Design fp2_sub_add_correction, start of the top module:
module fp2_sub_add_correction
#(
  parameter RADIX = 32,
  parameter DIGITS = 14,
  parameter DIGITS_LOG = ( 
  (DIGITS <= 2) ? 1 : 
  (DIGITS <= 4) ? 2 : 
  (DIGITS <= 8) ? 3 : 
  (DIGITS <= 16) ? 4 : 
  (DIGITS <= 32) ? 5 : 
  (DIGITS <= 64) ? 6 : 
  (DIGITS <= 128) ? 7 : 
  (DIGITS <= 256) ? 8 : 
  (DIGITS <= 512) ? 9 : 
  (DIGITS <= 1024) ? 10 : 
  (DIGITS <= 2048) ? 11 : 
  (DIGITS <= 4096) ? 12 : 
  (DIGITS <= 8192) ? 13 : 
  (DIGITS <= 16384) ? 14 : 
  (DIGITS <= 32768) ? 15 : 
  (DIGITS <= 65536) ? 16 : 
  (DIGITS <= 131072) ? 17 : 
  (DIGITS <= 262144) ? 18 : 
  (DIGITS <= 524288) ? 19 : 
  (DIGITS <= 1048576) ? 20 : 
  (DIGITS <= 2097152) ? 21 : 
  (DIGITS <= 4194304) ? 22 : 
  (DIGITS <= 8388608) ? 23 : 
  (DIGITS <= 16777216) ? 24 : 
  (DIGITS <= 33554432) ? 25 : 
  (DIGITS <= 67108864) ? 26 : 
  (DIGITS <= 134217728) ? 27 : 
  (DIGITS <= 268435456) ? 28 : 
  (DIGITS <= 536870912) ? 29 : 
  (DIGITS <= 1073741824) ? 30 : 
  -1), 
  parameter FILE_CONST_PX2 = "px2.mem",
  parameter FILE_CONST_PX4 = "px4.mem"
)
(
  input wire start,
  input wire rst,
  input wire clk,
  input wire [2:0] cmd,  
  input wire extension_field_op,  
  output wire mem_a_0_rd_en,
  output wire [DIGITS_LOG-1:0] mem_a_0_rd_addr,
  input  wire [RADIX-1:0] mem_a_0_dout,
  output wire mem_a_1_rd_en,
  output wire [DIGITS_LOG-1:0] mem_a_1_rd_addr,
  input  wire [RADIX-1:0] mem_a_1_dout,
  output wire mem_b_0_rd_en,
  output wire [DIGITS_LOG-1:0] mem_b_0_rd_addr,
  input  wire [RADIX-1:0] mem_b_0_dout,
  output wire mem_b_1_rd_en,
  output wire [DIGITS_LOG-1:0] mem_b_1_rd_addr,
  input  wire [RADIX-1:0] mem_b_1_dout,
  output wire px2_mem_rd_en,
  output wire [DIGITS_LOG-1:0] px2_mem_rd_addr,
  input  wire [RADIX-1:0] px2_mem_dout,
  output wire px4_mem_rd_en,
  output wire [DIGITS_LOG-1:0] px4_mem_rd_addr,
  input  wire [RADIX-1:0] px4_mem_dout,
  input wire mem_c_0_rd_en,
  input wire [DIGITS_LOG-1:0] mem_c_0_rd_addr,
  output  wire [RADIX-1:0] mem_c_0_dout,
  input wire mem_c_1_rd_en,
  input wire [DIGITS_LOG-1:0] mem_c_1_rd_addr,
  output  wire [RADIX-1:0] mem_c_1_dout,
  output reg busy,
  output reg done
);
For scale: ~5600 cells after synthesis, ~2100 flip-flops, ~87000 sq um of cells after synthesis.
==> flow/config.mk <==
export PLATFORM = sky130hd
export DESIGN_NAME = fp2_sub_add_correction
export DESIGN_NICKNAME = fp2_sub_add_correction
export VERILOG_FILES = /design/flow/design.v
export SDC_FILE = /design/flow/constraint.sdc
export NUM_CORES = 4
export LEC_CHECK = 0
export CAP_MARGIN = 20
export CORE_MARGIN = 2
export CORE_UTILIZATION = 70
export SETUP_SLACK_MARGIN = 0.44
export SLEW_MARGIN = 20
==> flow/constraint.sdc <==
create_clock -name core_clock -period 2.68 [get_ports {clk}]
set_input_delay 0.5360 -clock core_clock [delete_from_list [all_inputs] [get_ports {clk}]]
set_output_delay 0.5360 -clock core_clock [all_outputs]
set_load 0.01 [all_outputs]
run.sh (not shown) runs the stock make flow with config.mk's settings and CLKGATE_MAP_FILE=.
The first run did not get past global routing with GRT-0232.
Rerun with:
- CTS_CLUSTER_SIZE: unset -> 13
- HOLD_SLACK_MARGIN: unset -> 0.27
- SETUP_SLACK_MARGIN: 0.44 -> -0.28
- clock period: 2.68 -> 2.84 ns (I/O delays scaled with it)
Outcome: This time the run completed and failed the layout checks on capacitance limit, slew limit, setup timing; die size stays the same; synthesized area is unchanged; synthesized cell count does not change.
Rerun with:
- CORE_UTILIZATION: 70 -> 56
- CTS_CLUSTER_SIZE: 13 -> unset
- HOLD_SLACK_MARGIN: 0.27 -> unset
- PLACE_DENSITY: unset -> 0.6
- SETUP_SLACK_MARGIN: -0.28 -> unset
- clock period: 2.84 -> 2.71 ns (I/O delays scaled with it)
Outcome: Now the flow finished but fails on setup timing; sequential power goes up by about 5%; power is higher by 6.8%; flip-flop count does not change; synthesized cell count is unchanged; final cell count came out higher by 8.3%; global-route usage drops by 15 points; area after synthesis stays the same; final area goes up by 6.1%; utilization shrinks by 13 points; non-clock buffer count came out higher by 326; setup slack gets worse by 0.18 ns.
Rerun with:
- CORE_UTILIZATION: 56 -> 72
- CTS_CLUSTER_SIZE: unset -> 14
- PLACE_DENSITY: 0.6 -> unset
- SETUP_SLACK_MARGIN: unset -> 0.75
- clock period: 2.71 -> 3.08 ns (I/O delays scaled with it)
Effect: This time the run aborted during global routing with GRT-0232; die area shrinks by 22%; synthesized area is unchanged; synthesized cell count is unchanged.


Starting RTL as in the previous note.
Settings: LEC_CHECK=0, ABC_AREA=0, CAP_MARGIN=30, CORE_MARGIN=2, CORE_UTILIZATION=67, CTS_CLUSTER_SIZE=25, GPL_ROUTABILITY_DRIVEN=1, HOLD_SLACK_MARGIN=0.3, SETUP_SLACK_MARGIN=0.94, SLEW_MARGIN=20; clock period 3.19 ns.
The first run reached the layout checks and failed them: negative setup slack.
Rerun with:
- ABC_AREA: 0 -> default
- CAP_MARGIN: 30 -> 20
- CTS_CLUSTER_SIZE: 25 -> 32
- GPL_ROUTABILITY_DRIVEN: 1 -> default
- HOLD_SLACK_MARGIN: 0.3 -> default
- SETUP_SLACK_MARGIN: 0.94 -> 0.75
- clock period: 3.19 -> 3.08 ns (I/O delays scaled with it)
Effect: The new run ran to the end with violations: negative setup slack. Clock power grows by a little under a tenth. Area after synthesis does not change. Worst setup slack loses 220 ps. Via count grows by a few percent. Die size is unchanged. Wire length grows by a little under a tenth. Fmax falls by a few percent.


Starting RTL as in the previous note.
export LEC_CHECK = 0
export CAP_MARGIN = 20
export CORE_MARGIN = 2
export CORE_UTILIZATION = 70
export CTS_CLUSTER_SIZE = 35
export PLACE_DENSITY = 0.6
export SLEW_MARGIN = 20
create_clock -name core_clock -period 2.68 [get_ports {clk}]
The first run ended with an error in global routing (GRT-0232).
Change:
--- a/flow/config.mk
+++ b/flow/config.mk
@@ -8,6 +8,6 @@
 export CAP_MARGIN = 20
 export CORE_MARGIN = 2
-export CORE_UTILIZATION = 70
-export CTS_CLUSTER_SIZE = 35
-export PLACE_DENSITY = 0.6
+export CORE_UTILIZATION = 22
+export GPL_ROUTABILITY_DRIVEN = 1
+export PLACE_DENSITY = 0.58
 export SLEW_MARGIN = 20
==> flow/constraint.sdc (replaced) <==
create_clock -name core_clock -period 6.44 [get_ports {clk}]
set_input_delay 1.2880 -clock core_clock [delete_from_list [all_inputs] [get_ports {clk}]]
set_output_delay 1.2880 -clock core_clock [all_outputs]
set_load 0.01 [all_outputs]
=> With this change the flow finished clean; synthesized area stays the same; die area came out higher to 3.2 times its value; synthesized cell count is unchanged.
Change:
--- a/flow/config.mk
+++ b/flow/config.mk
@@ -8,6 +8,5 @@
 export CAP_MARGIN = 20
 export CORE_MARGIN = 2
-export CORE_UTILIZATION = 22
-export GPL_ROUTABILITY_DRIVEN = 1
-export PLACE_DENSITY = 0.58
+export CORE_UTILIZATION = 71
+export SETUP_SLACK_MARGIN = 0.85
 export SLEW_MARGIN = 20
==> flow/constraint.sdc (replaced) <==
create_clock -name core_clock -period 2.84 [get_ports {clk}]
set_input_delay 0.5680 -clock core_clock [delete_from_list [all_inputs] [get_ports {clk}]]
set_output_delay 0.5680 -clock core_clock [all_outputs]
set_load 0.01 [all_outputs]
What happened: The new run aborted during global routing. Synthesized area is unchanged. Die size went down by 69%. Synthesized cell count does not change.
Change:
--- a/flow/config.mk
+++ b/flow/config.mk
@@ -9,4 +9,3 @@
 export CORE_MARGIN = 2
 export CORE_UTILIZATION = 71
-export SETUP_SLACK_MARGIN = 0.85
 export SLEW_MARGIN = 20
==> flow/constraint.sdc (replaced) <==
create_clock -name core_clock -period 4.1 [get_ports {clk}]
set_input_delay 0.8200 -clock core_clock [delete_from_list [all_inputs] [get_ports {clk}]]
set_output_delay 0.8200 -clock core_clock [all_outputs]
set_load 0.01 [all_outputs]
- The changed run passed the timing, DRC and antenna checks
- die area is unchanged
- synthesized cell count does not change
- synthesized area does not change
Change:
--- a/flow/config.mk
+++ b/flow/config.mk
@@ -9,3 +9,5 @@
 export CORE_MARGIN = 2
 export CORE_UTILIZATION = 71
+export CTS_CLUSTER_DIAMETER = 257
+export SETUP_SLACK_MARGIN = 1.0
 export SLEW_MARGIN = 20
==> flow/constraint.sdc (replaced) <==
create_clock -name core_clock -period 3.46 [get_ports {clk}]
set_input_delay 0.6920 -clock core_clock [delete_from_list [all_inputs] [get_ports {clk}]]
set_output_delay 0.6920 -clock core_clock [all_outputs]
set_load 0.01 [all_outputs]
=> This time the run ended with an error in global routing (ODB-0269). Synthesized cell count does not change. Area after synthesis stays the same. Die area is unchanged.


== build 94 ==
Starting RTL as in the previous note.
clock: 4.78 ns
lec_check: 0
abc_area: 1
cap_margin: 20
core_margin: 2
core_utilization: 72
cts_cluster_size: 10
hold_slack_margin: 0.27
place_density_lb_addon: 0.09
setup_slack_margin: 0.28
slew_margin: 20
tns_end_percent: 5
Per the final summary, build 94 finished and its layout is clean on timing, DRC and antenna.
Input-level comparison between build 3 and build 94:
==> flow/config.mk <==
export PLATFORM = sky130hd
export DESIGN_NAME = fp2_sub_add_correction
export DESIGN_NICKNAME = fp2_sub_add_correction
export VERILOG_FILES = /design/flow/design.v
export SDC_FILE = /design/flow/constraint.sdc
export NUM_CORES = 4
export LEC_CHECK = 0
export CAP_MARGIN = 20
export CORE_MARGIN = 2
export CORE_UTILIZATION = 72
export PLACE_DENSITY = 0.91
export SETUP_SLACK_MARGIN = 0.59
export SLEW_MARGIN = 20
==> flow/constraint.sdc <==
create_clock -name core_clock -period 4.1 [get_ports {clk}]
set_input_delay 0.8200 -clock core_clock [delete_from_list [all_inputs] [get_ports {clk}]]
set_output_delay 0.8200 -clock core_clock [all_outputs]
set_load 0.01 [all_outputs]
==> results <==
Build 3: it failed with a tool error in 5_1_grt, so there are no final results.
Cell count listed in synth_stat.txt is lower on build 3
Taking build 94 as the reference, in build 3 xor/xnor share of the synthesized area up 1.1 points; count of unique library cells instantiated by Yosys up about 65%; net count after synthesis down 2759; area after synthesis down 1800 um2.
Chip area from the yosys synthesis statistics for build 3 is lower than for build 94.
Height of the die was lower in the run labelled build 3.
What build 72 does differently from build 3 at the input level:
-- flow/config.mk --
<<< build 3, line 8
export CAP_MARGIN = 20
export CORE_MARGIN = 2
export CORE_UTILIZATION = 72
export PLACE_DENSITY = 0.91
export SETUP_SLACK_MARGIN = 0.59
export SLEW_MARGIN = 20
>>> build 72, line 8
export CAP_MARGIN = 20
export CORE_MARGIN = 2
export CORE_UTILIZATION = 40
export PLACE_DENSITY = 0.6
export SLEW_MARGIN = 20
==> flow/constraint.sdc <==
create_clock -name core_clock -period 3.95 [get_ports {clk}]
set_input_delay 0.7900 -clock core_clock [delete_from_list [all_inputs] [get_ports {clk}]]
set_output_delay 0.7900 -clock core_clock [all_outputs]
set_load 0.01 [all_outputs]
Findings:
For build 3, the flow was terminated by a tool error in 5_1_grt and produced no final design.
STATUS run=build 72 STAGES=ALL_DONE FINAL_CHECKS=FAILED CAUSE=negative setup slack
Reported for build 72 and build 3, post-synth net total turned out identical to the last digit.
There was hardly any difference in synthesized area between build 3 and build 72.
[build 72 vs build 3] die outline height: higher in build 72
Cell count after placement: build 72 > build 3
Looking only at pre-CTS setup slack, and setting everything else aside, the higher value of build 72 and build 3 goes to build 3.
Build 72: number of resized instances in the post-cts repair step is about 90% lower than what build 3 reported.
Build 72 -> build 3: HPWL after detailed placement flat
Compared with build 3, build 72 shows weighted congestion reported at the end of routability-driven placement that has gone up by a few percent.
Setup changes, build 72 to build 19
-- flow/config.mk --
<<< build 72, line 6
export NUM_CORES = 4
export LEC_CHECK = 0
export CAP_MARGIN = 20
export CORE_MARGIN = 2
export CORE_UTILIZATION = 40
export PLACE_DENSITY = 0.6
export SLEW_MARGIN = 20
>>> build 19, line 6
export NUM_CORES = 4
export LEC_CHECK = 0
export ABC_AREA = 1
export CAP_MARGIN = 20
export CORE_MARGIN = 2
export CORE_UTILIZATION = 72
export CTS_CLUSTER_SIZE = 14
export PLACE_DENSITY = 0.6
export SLEW_MARGIN = 20
==> flow/constraint.sdc <==
create_clock -name core_clock -period 4.78 [get_ports {clk}]
set_input_delay 0.9560 -clock core_clock [delete_from_list [all_inputs] [get_ports {clk}]]
set_output_delay 0.9560 -clock core_clock [all_outputs]
set_load 0.01 [all_outputs]
### Flow results
- Build 19 against build 72: post-synthesis compound-gate area fraction went up 1.6 points, half-perimeter wire length after detailed placement picked up an extra 1.9%, met3 routed wirelength increased by 240% relative to the old numbers, sequential cell count about even, floorplan utilization has increased.
- Relative to build 72, the die boundary width of build 19 is lower by 120 um.
- Between build 19 and build 72, it is build 19 whose area added between synthesis and finish is lower, by 5.9 points.
- As far as average wire length per cell after detail routing is concerned, build 72 and build 19 perform about the same.
- | build 72 | all stages done | FAIL | negative setup slack |
- Build 19 had finished all stages when the layout checks came back failing, citing negative setup slack.
- Number of post-CTS setup repair buffers: build 19 vs build 72 down 2
- Build 72 vs build 19, classification of the worst setup path: input port to flop vs input port to output port
- For build 72, the worst min-delay path class was input port to flop, unlike build 19, where it was flop to flop.
- Side by side, clock skew turned out higher in build 19 than in build 72.
diff inputs: build 19 => build 58
-- flow/config.mk --
<<< build 19, line 10
export CORE_MARGIN = 2
export CORE_UTILIZATION = 72
export CTS_CLUSTER_SIZE = 14
export PLACE_DENSITY = 0.6
export SLEW_MARGIN = 20
>>> build 58, line 10
export CORE_MARGIN = 2
export CORE_UTILIZATION = 72
export CTS_CLUSTER_SIZE = 10
export HOLD_SLACK_MARGIN = 0.27
export PLACE_DENSITY_LB_ADDON = 0.09
export SETUP_SLACK_MARGIN = 0.85
export SLEW_MARGIN = 20
export TNS_END_PERCENT = 5
Results
Looking at the reports, build 58 completed the entire flow and the layout it produced met the timing, DRC and antenna checks. Note that the count of clock-buffer cells in the layout recorded for build 19 amounts to 0.68 times the value seen in build 58. The total power draw in build 58 sits about 0.6% above the value recorded for build 19. In build 58 the total vias in the final route turned out 2.0% lower than in build 19. Side by side, post-route worst hold slack turned out lower in build 58 than in build 19.


fp2_sub_add_correction again, from the RTL that the note above started with.
clock: 5.0 ns
lec_check: 0
cap_margin: 20
core_margin: 10
core_utilization: 40
place_density_lb_addon: 0.02
setup_slack_margin: 1.47
slew_margin: 20
The baseline went through all stages and came out clean.
Rerun with:
Settings changed: CAP_MARGIN 20 to 15, CORE_ASPECT_RATIO set to 1.15, CTS_CLUSTER_SIZE set to 99, HOLD_SLACK_MARGIN set to 0.18, PLACE_DENSITY_LB_ADDON 0.02 to 0.23, SLEW_MARGIN 20 to 40.
After rerunning: Power decreases by 2.3%; worst hold slack gets better by 0.019 ns; wire length decreases by 7.7%; global-route usage decreases by 1.9 points; combinational power decreases by 9.1%; cell count decreases by 1.5%; worst setup slack gets worse by 0.051 ns; non-clock buffer count decreases by 156; sequential power stays flat; clock power decreases by about 4%.
Rerun with:
Settings changed: CAP_MARGIN 15 to 20, CORE_ASPECT_RATIO 1.15 to unset, CORE_MARGIN 10 to 2, CTS_CLUSTER_SIZE 99 to unset, HOLD_SLACK_MARGIN 0.18 to unset, PLACE_DENSITY set to 0.6, PLACE_DENSITY_LB_ADDON 0.23 to unset, SETUP_SLACK_MARGIN 1.47 to 0.41, SLEW_MARGIN 40 to 20.
Clock period 5.0 ns to 4.82 ns, I/O delays scaled along.
Cell count is about the same.
Wire length goes down by a few percent.
Count of clock-buffer cells in the layout is lower by 9.
Clock skew rose by 0.0044 ns.
Global-route usage increases by 0.61 points.
Sequential power rises by a few percent.
Cell area drops slightly.
Power is higher by a few percent.
Critical path depth is lower by 9.
Rerun with:
Settings changed: ABC_AREA set to 1, CORE_UTILIZATION 40 to 65, CTS_CLUSTER_DIAMETER set to 328, SETUP_SLACK_MARGIN 0.41 to unset.
Clock period 4.82 ns to 2.71 ns, I/O delays scaled along.
Now the flow finished but fails on setup timing.
Final cell count goes up by 24%.
Core utilization came out higher by 37 points.
Via count climbs by 40%.
Final area grows by 11%.
Critical path depth climbs by 15.
Flip-flop count is unchanged.
Worst setup slack is worse by 0.81 ns.
Area after synthesis is higher by 2.1%.
Total power increases by 81%.
Rerun with:
Settings changed: ABC_AREA 1 to unset, CORE_UTILIZATION 65 to 72, CTS_CLUSTER_DIAMETER 328 to unset, CTS_CLUSTER_SIZE set to 13, PLACE_DENSITY 0.6 to unset, SETUP_SLACK_MARGIN set to -0.32.
Clock period 2.71 ns to 3.3 ns, I/O delays scaled along.
Outcome: With this change the flow never finished: it broke off in global routing with ODB-0269. Die size shrinks by 11%. Area after synthesis came out lower by about 2%. Synthesized cell count shrinks by 33%.
No activity file was given, so power comes from the tool's default toggle rates.
